job 3571:
## cordicMagPh
module cordicMagPh
   #(parameter integer N        = 13,  
     parameter integer XY_WIDTH = 18)  
    (input  wire                           clk,
     input  wire                           reset,    
     input  wire                           st,       
     input  wire signed [XY_WIDTH - 1 : 0] xin,      
     input  wire signed [XY_WIDTH - 1 : 0] yin,      
     output reg                            rdy,      
     output wire        [XY_WIDTH - 1 : 0] mag,      
     output wire signed [XY_WIDTH + 1 : 0] ph);      
    localparam integer N_WIDTH = $clog2(N);
    reg signed [XY_WIDTH + 1 : 0] x, y, z;
    reg        [N_WIDTH  - 1 : 0] ni;       
    reg                           qrt;      
    wire signed [XY_WIDTH + 1 : 0] xShift, yShift;
    wire        [XY_WIDTH - 2 : 0] atan;
    reg  signed [XY_WIDTH + 1 : 0] zCnv;
    reg          [XY_WIDTH : 0] a;
    reg  [2 * XY_WIDTH - 1 : 0] r;
    localparam [1 : 0] ST0 = 2'd0, ST1 = 2'd1, ST2 = 2'd2, ST3 = 2'd3;
    reg [1 : 0] state;
    localparam integer PKG_WIDTH = XY_WIDTH + 1;
    function [63:0] atanLUTlong;
        input integer i;
        begin
            case (i)
                0: atanLUTlong = 64'd2305843009213693952;
                1: atanLUTlong = 64'd1361218612134873344;
                2: atanLUTlong = 64'd719230530580881024;
                3: atanLUTlong = 64'd365092647525521984;
                4: atanLUTlong = 64'd183254791493294816;
                5: atanLUTlong = 64'd91716730292036224;
                6: atanLUTlong = 64'd45869556482713136;
  ...
For scale: roughly 19000 sq um of cells after synthesis.
clock: 11.4 ns
lec_check: 0
cap_margin: 0
core_aspect_ratio: 0.83
core_margin: 2
core_utilization: 48
cts_cluster_diameter: 266
cts_cluster_size: 100
gpl_timing_driven: 0
place_density_lb_addon: 0.22
slew_margin: 0
tns_end_percent: 5
run.sh (not shown) runs the stock make flow with config.mk's settings and CLKGATE_MAP_FILE=.
What job 9138 does differently from job 3571 at the input level:
--- a/flow/config.mk
+++ b/flow/config.mk
@@ -9 +9 @@
-export CORE_ASPECT_RATIO = 0.83
+export CORE_ASPECT_RATIO = 0.91
@@ -11,5 +11,6 @@
-export CORE_UTILIZATION = 48
-export CTS_CLUSTER_DIAMETER = 266
-export CTS_CLUSTER_SIZE = 100
-export GPL_TIMING_DRIVEN = 0
-export PLACE_DENSITY_LB_ADDON = 0.22
+export CORE_UTILIZATION = 72
+export CTS_CLUSTER_DIAMETER = 364
+export CTS_CLUSTER_SIZE = 83
+export GPL_TIMING_DRIVEN = 1
+export PLACE_DENSITY = 0.77
+export SETUP_SLACK_MARGIN = -1.1
@@ -17 +17,0 @@
-export TNS_END_PERCENT = 5
--- outcome ---
- Compared with job 3571, in job 9138 overall routed net length now smaller, measured slew at the worst slew-check pin now smaller, total track usage now larger, vertical die dimension now smaller.
- Against job 3571, job 9138 comes in 2.1 points lower on final-layout non-clock buffer area share.
For job 6827, these inputs were changed with respect to job 9138:
==> flow/config.mk <==
export PLATFORM = sky130hd
export DESIGN_NAME = cordicMagPh
export DESIGN_NICKNAME = cordicMagPh
export VERILOG_FILES = /design/flow/design.v
export SDC_FILE = /design/flow/constraint.sdc
export NUM_CORES = 4
export LEC_CHECK = 0
export CAP_MARGIN = 20
export CORE_MARGIN = 2
export CORE_UTILIZATION = 40
export SLEW_MARGIN = 20
==> flow/constraint.sdc <==
create_clock -name core_clock -period 8.0 [get_ports {clk}]
set_input_delay 1.6000 -clock core_clock [delete_from_list [all_inputs] [get_ports {clk}]]
set_output_delay 1.6000 -clock core_clock [all_outputs]
set_load 0.01 [all_outputs]
[summary]
- Job 6827 vs. job 9138: via count of the first global-routing pass lost 5.0%, highest clock rate picked up an extra 17%, net count of the finished layout picked up an extra 15, worst-case headroom to the max-slew limit lost 1.2 points.
- Job 9138 → job 6827: smallest setup slack after layout went down by 2.14 ns; register-to-register slack fell 2.14 ns; overall routing resource usage lower; global-route wire length before repair went up by 4.1%.
Relative to job 6827, the following input files were edited for job 9091:
==> flow/constraint.sdc <==
create_clock -name core_clock -period 6.03 [get_ports {clk}]
set_input_delay 1.2060 -clock core_clock [delete_from_list [all_inputs] [get_ports {clk}]]
set_output_delay 1.2060 -clock core_clock [all_outputs]
set_load 0.01 [all_outputs]
- Complete run, failing final checks: job 9091, reason negative setup slack.
- ~same number of logic gates in job 9091 and job 6827
- Between job 6827 and job 9091, the flow reports cell count increasing by a few percent.
- Job 9091 vs. job 6827: buffers inserted during post-CTS setup optimization went up by 6.
- Of job 9091 and job 6827, job 6827 shows the higher required time of the critical path, with job 9091 below it.

* * *

## oak
Starting RTL as in the previous note.
make LEC_CHECK=0 CAP_MARGIN=20 CORE_MARGIN=2 CORE_UTILIZATION=72 CTS_CLUSTER_SIZE=52 PLACE_DENSITY_LB_ADDON=0.01 SLEW_MARGIN=20 TNS_END_PERCENT=35 finish   # period 5.93 ns
[flow] oak | stages: complete | final checks: fail | reason: negative setup slack
Input changes introduced in pine (baseline for comparison: oak):
- putting SETUP_SLACK_MARGIN at 1.69 where nothing was set
- clearing TNS_END_PERCENT, which used to be 35
--- outcome ---
Status: pine FAILED at global routing (5_1_grt) (tool error). Taking oak as the reference, in pine post-place setup slack moved up; top-level port count level. Between oak and pine, the area fraction in xor and xnor cells figures differ only marginally. Comparing pine against oak, there is no change at all in starting density of the core. Looking at oak and pine, the HPWL after detailed placement is a wash. Reported for oak and pine, clock net sink count turned out identical to the last digit.
Modified inputs, birch compared to pine
- PLACE_DENSITY_LB_ADDON no longer set, was 0.01
- CORE_UTILIZATION now 28, was 72
- CTS_CLUSTER_SIZE no longer set, was 52
- SETUP_SLACK_MARGIN no longer set, was 1.69
- the clock period (ns, I/O delays scaled along) now 9.76, was 5.93
Results
Weighted congestion reported at the end of routability-driven placement: birch vs pine down about 10%
~same summed standard-cell area reported by yosys in birch and pine
Between pine and birch, the flow reports die height increasing by more than half.
Diff birch and pine: detailed placement HPWL lower in birch
Comparing birch and pine, the higher number of core rows was measured on birch.
Core utilization before placement came out lower on birch than on pine.
Looking only at number of instances resized during post-cts repair, and setting everything else aside, the lower value of birch and pine goes to birch.
birch finished every step from synthesis to the final layout, and the layout passed the timing, design-rule and antenna checks.
Diff birch..pine | XOR/XNOR share of the synthesized area | negligible
birch against pine: area of the die moved up; synthesized area level.
birch improves on pine in worst slack after detailed placement.

* * *

## job 8353
The RTL this note starts from:
==> flow/design.v <==
module cordicMagPh
   #(parameter integer N        = 13,  
     parameter integer XY_WIDTH = 18)  
    (input  wire                           clk,
     input  wire                           reset,    
     input  wire                           st,       
     input  wire signed [XY_WIDTH - 1 : 0] xin,      
     input  wire signed [XY_WIDTH - 1 : 0] yin,      
     output reg                            rdy,      
     output wire        [XY_WIDTH - 1 : 0] mag,      
     output wire signed [XY_WIDTH + 1 : 0] ph);      
    localparam integer N_WIDTH = $clog2(N);
    reg signed [XY_WIDTH + 1 : 0] x, y, z;
    reg        [N_WIDTH  - 1 : 0] ni;       
    reg                           qrt;      
    wire signed [XY_WIDTH + 1 : 0] xShift, yShift;
    wire        [XY_WIDTH - 2 : 0] atan;
    reg  signed [XY_WIDTH + 1 : 0] zCnv;
    reg          [XY_WIDTH : 0] a;
    reg  [2 * XY_WIDTH - 1 : 0] r;
    localparam [1 : 0] ST0 = 2'd0, ST1 = 2'd1, ST2 = 2'd2, ST3 = 2'd3;
    reg [1 : 0] state;
    localparam integer PKG_WIDTH = XY_WIDTH + 1;
    function [63:0] atanLUTlong;
        input integer i;
        begin
            case (i)
                0: atanLUTlong = 64'd2305843009213693952;
                1: atanLUTlong = 64'd1361218612134873344;
                2: atanLUTlong = 64'd719230530580881024;
                3: atanLUTlong = 64'd365092647525521984;
                4: atanLUTlong = 64'd183254791493294816;
                5: atanLUTlong = 64'd91716730292036224;
                6: atanLUTlong = 64'd45869556482713136;
                7: atanLUTlong = 64'd22936177926750896;
                8: atanLUTlong = 64'd11468263948075832;
                9: atanLUTlong = 64'd5734153847876408;
                10: atanLUTlong = 64'd2867079658191484;
                11: atanLUTlong = 64'd1433540170878135;
                12: atanLUTlong = 64'd716770128161890;
                13: atanLUTlong = 64'd358385069421298;
                14: atanLUTlong = 64'd179192535378193;
                15: atanLUTlong = 64'd89596267772540;
                16: atanLUTlong = 64'd44798133896700;
                17: atanLUTlong = 64'd22399066949654;
                18: atanLUTlong = 64'd11199533474990;
                19: atanLUTlong = 64'd5599766737515;
                20: atanLUTlong = 64'd2799883368760;
                21: atanLUTlong = 64'd1399941684380;
                22: atanLUTlong = 64'd699970842190;
                23: atanLUTlong = 64'd349985421095;
                24: atanLUTlong = 64'd174992710548;
                25: atanLUTlong = 64'd87496355274;
                26: atanLUTlong = 64'd43748177637;
                27: atanLUTlong = 64'd21874088818;
                28: atanLUTlong = 64'd10937044409;
                29: atanLUTlong = 64'd5468522205;
                30: atanLUTlong = 64'd2734261102;
                31: atanLUTlong = 64'd1367130551;
                32: atanLUTlong = 64'd683565276;
                33: atanLUTlong = 64'd341782638;
                34: atanLUTlong = 64'd170891319;
                35: atanLUTlong = 64'd85445659;
                36: atanLUTlong = 64'd42722830;
                37: atanLUTlong = 64'd21361415;
                38: atanLUTlong = 64'd10680707;
                39: atanLUTlong = 64'd5340354;
                40: atanLUTlong = 64'd2670177;
                41: atanLUTlong = 64'd1335088;
                42: atanLUTlong = 64'd667544;
                43: atanLUTlong = 64'd333772;
                44: atanLUTlong = 64'd166886;
                45: atanLUTlong = 64'd83443;
                46: atanLUTlong = 64'd41722;
                47: atanLUTlong = 64'd20861;
                48: atanLUTlong = 64'd10430;
                49: atanLUTlong = 64'd5215;
                50: atanLUTlong = 64'd2608;
                51: atanLUTlong = 64'd1304;
                52: atanLUTlong = 64'd652;
                53: atanLUTlong = 64'd326;
                54: atanLUTlong = 64'd163;
                55: atanLUTlong = 64'd81;
                56: atanLUTlong = 64'd41;
                57: atanLUTlong = 64'd20;
                58: atanLUTlong = 64'd10;
                59: atanLUTlong = 64'd5;
                60: atanLUTlong = 64'd3;
                61: atanLUTlong = 64'd1;
                62: atanLUTlong = 64'd1;
                63: atanLUTlong = 64'd0;
                default: atanLUTlong = 64'd0;
            endcase
        end
    endfunction
    function [63:0] coefdLUTlong;
        input integer i;
        begin
            case (i)
                0: coefdLUTlong = 64'd3260954456333195264;
                1: coefdLUTlong = 64'd2916686334356757504;
                2: coefdLUTlong = 64'd2829601372552588288;
                3: coefdLUTlong = 64'd2807750841902562304;
                4: coefdLUTlong = 64'd2802282967498353152;
                5: coefdLUTlong = 64'd2800915666627739136;
                6: coefdLUTlong = 64'd2800573820569637376;
                7: coefdLUTlong = 64'd2800488357751430656;
                8: coefdLUTlong = 64'd2800466991965381120;
                9: coefdLUTlong = 64'd2800461650513774592;
                10: coefdLUTlong = 64'd2800460315150554624;
                11: coefdLUTlong = 64'd2800459981309729792;
                12: coefdLUTlong = 64'd2800459897849522176;
                13: coefdLUTlong = 64'd2800459876984470016;
                14: coefdLUTlong = 64'd2800459871768206848;
                15: coefdLUTlong = 64'd2800459870464141312;
                16: coefdLUTlong = 64'd2800459870138124800;
                17: coefdLUTlong = 64'd2800459870056620544;
                18: coefdLUTlong = 64'd2800459870036244480;
                19: coefdLUTlong = 64'd2800459870031150592;
                20: coefdLUTlong = 64'd2800459870029877248;
                21: coefdLUTlong = 64'd2800459870029558784;
                22: coefdLUTlong = 64'd2800459870029479424;
                23: coefdLUTlong = 64'd2800459870029459456;
                24: coefdLUTlong = 64'd2800459870029454336;
                25: coefdLUTlong = 64'd2800459870029453312;
                default: coefdLUTlong = 64'd0;
            endcase
        end
    endfunction
    localparam integer COEFD_LUT_LONG_SIZE = 26;
    function [PKG_WIDTH - 3 : 0] atanLUTshort;
        input integer i;
        reg [63 : 0] v;
        begin
            v = atanLUTlong(i);
            atanLUTshort = v[61 -: PKG_WIDTH - 2];
        end
    endfunction
    function [PKG_WIDTH - 3 : 0] coefdInit;
        input integer dummy;
        reg [63 : 0] v;
        begin
            if (N - 1 > COEFD_LUT_LONG_SIZE - 1)
                v = coefdLUTlong(COEFD_LUT_LONG_SIZE - 1);
            else
                v = coefdLUTlong(N - 1);
            coefdInit = v[61 -: PKG_WIDTH - 2];
        end
    endfunction
    localparam [PKG_WIDTH - 3 : 0] coefd = coefdInit(0);
    function [PKG_WIDTH - 1 : 0] signalSaturate;
        input [PKG_WIDTH - 1 : 0] x;
        begin
            if (x[PKG_WIDTH - 1 : PKG_WIDTH - 2] == 2'b01) begin
                signalSaturate = {2'b01, {(PKG_WIDTH - 2){1'b0}}};
            end else if (x[PKG_WIDTH - 1 : PKG_WIDTH - 2] == 2'b10) begin
                signalSaturate = {2'b11, {(PKG_WIDTH - 2){1'b0}}};
            end else begin
                signalSaturate = x;
            end
        end
    endfunction
    always @(posedge clk or posedge reset)
    if (reset) begin
        rdy   <= 1'b0;
        x     <= {(XY_WIDTH + 2){1'b0}};
        y     <= {(XY_WIDTH + 2){1'b0}};
        z     <= {(XY_WIDTH + 2){1'b0}};
        ni    <= {N_WIDTH{1'b0}};
        qrt   <= 1'b0;
        state <= ST0;
    end else begin
        if (st) begin  
            rdy <= 1'b0;
            ni  <= {N_WIDTH{1'b0}};  
            if (xin < 0) begin
                x   <= -xin;
                qrt <= 1'b1;
            end else begin  
                x   <= xin;
                qrt <= 1'b0;
            end
            y <= yin;
            state <= ST1;
        end else begin
            case (state)
                ST0: begin
                    rdy <= 1'b1;
                end
                ST1: begin
                    if (y == 0) begin  
                        rdy <= 1'b1;
                        if (~qrt) begin  
                            z <= {(XY_WIDTH + 2){1'b0}};
                        end else begin
                            z <= {2'b01, {XY_WIDTH{1'b0}}};  
                        end
                        state <= ST0;  
                    end else begin  
                        if (y < 0) begin
                            x <= x - y;
                            y <= y + x;
                            z <= -atan;
                        end else begin
                            x <= x + y;
                            y <= y - x;
                            z <= atan;
                        end
                        ni    <= ni + 1'd1;
                        state <= ST2;
                    end
                end
                ST2: begin
                    if (y < 0) begin
                        x <= x - yShift;
                        y <= y + xShift;
                        z <= z - atan;
                    end else begin  
                        x <= x + yShift;
                        y <= y - xShift;
                        z <= z + atan;
                    end
                    if (ni < N - 1) begin  
                        ni    <= ni + 1'd1;
                        state <= ST2;
                    end else begin
                        ni    <= {N_WIDTH{1'b0}};
                        state <= ST3;
                    end
                end
                ST3: begin
                    rdy   <= 1'b1;
                    x     <= {1'b0, r[2 * XY_WIDTH - 1 : XY_WIDTH - 1]};
                    z     <= zCnv;
                    state <= ST0;
                end
            endcase
        end
    end
    assign xShift = x >>> ni;
    assign yShift = y >>> ni;
    assign atan   = atanLUTshort(ni);
    always @(*) begin
        if (x >= 0) begin
            a = x[XY_WIDTH : 0];
        end else begin
            a = {(XY_WIDTH + 1){1'b0}};
        end
        r = a * coefd;
    end
    always @(*) begin
        zCnv = {z[XY_WIDTH + 1], signalSaturate(z[XY_WIDTH : 0])};
        if (~qrt) begin  
            zCnv = zCnv;
        end else begin     
            if (zCnv >= 0) begin
                zCnv = {2'b01, {XY_WIDTH{1'b0}}} - zCnv;  
            end else begin
                zCnv = {2'b11, {XY_WIDTH{1'b0}}} - zCnv;  
            end
        end
    end
    assign mag = x[XY_WIDTH - 1 : 0];
    assign ph  = z;
endmodule
Settings: LEC_CHECK=0, ABC_AREA=1, CAP_MARGIN=20, CORE_MARGIN=2, CORE_UTILIZATION=69, CTS_CLUSTER_DIAMETER=304, CTS_CLUSTER_SIZE=100, PLACE_DENSITY=0.36, SLEW_MARGIN=20; clock period 4.56 ns.
To summarise job 8353: no stage aborted, but the layout did not pass its checks, failing on negative setup slack.
[inputs] job 2721 vs job 8353
Settings: CORE_UTILIZATION now 67, was 69; PLACE_DENSITY no longer set, was 0.36; ABC_AREA no longer set, was 1; CTS_CLUSTER_DIAMETER no longer set, was 304; SETUP_SLACK_MARGIN now 1.7, previously not set; CTS_CLUSTER_SIZE now 37, was 100; the clock period (ns, I/O delays scaled along) now 5.83, was 4.56.
--- outcome ---
- Run status, job 2721: aborted in 5_1_grt, error GRT-0232
- Job 8353 has a higher die outline area than job 2721.
- Job 2721 vs. job 8353: count of instances resized after the clock tree is built went up by 630%.
- From job 8353 to job 2721 the numbers moved as follows: portion of netlist area occupied by mux cells went up by 7.5 points, synthesized cell count went down.
Inputs modified between job 2721 and job 1766:
Settings: clearing SETUP_SLACK_MARGIN, which used to be 1.7; swapping 67 for 66 in CORE_UTILIZATION; putting ABC_AREA at 1 where nothing was set; swapping 37 for 96 in CTS_CLUSTER_SIZE; swapping 5.83 for 9.76 in the clock period (ns, I/O delays scaled along).
==> results <==
Job 2721 has lower die size than job 1766. Number of placement rows was higher in job 1766 than in job 2721. Area of the mapped netlist went up by a little under 10% going from job 2721 to job 1766. Job 1766 went all the way through synthesis, placement and routing and the layout is clean on timing, DRC and antenna.
Inputs modified between job 1766 and job 6244:
Settings: a deleted CTS_CLUSTER_SIZE that had been 96; a deleted ABC_AREA that had been 1; a change of CORE_UTILIZATION from 66 to 65; a change of the clock period (ns, I/O delays scaled along) from 9.76 to 6.31.
Results
- The flow completed for job 6244, but it is not clean: the layout still shows negative setup slack.
- Going from job 1766 to job 6244, flop count stayed essentially flat, total nets after synthesis fell by 858, layout-stage area growth over the synthesis result rose by 5.9 points.
- Area of all placed cells without fillers: job 6244 lower than job 1766
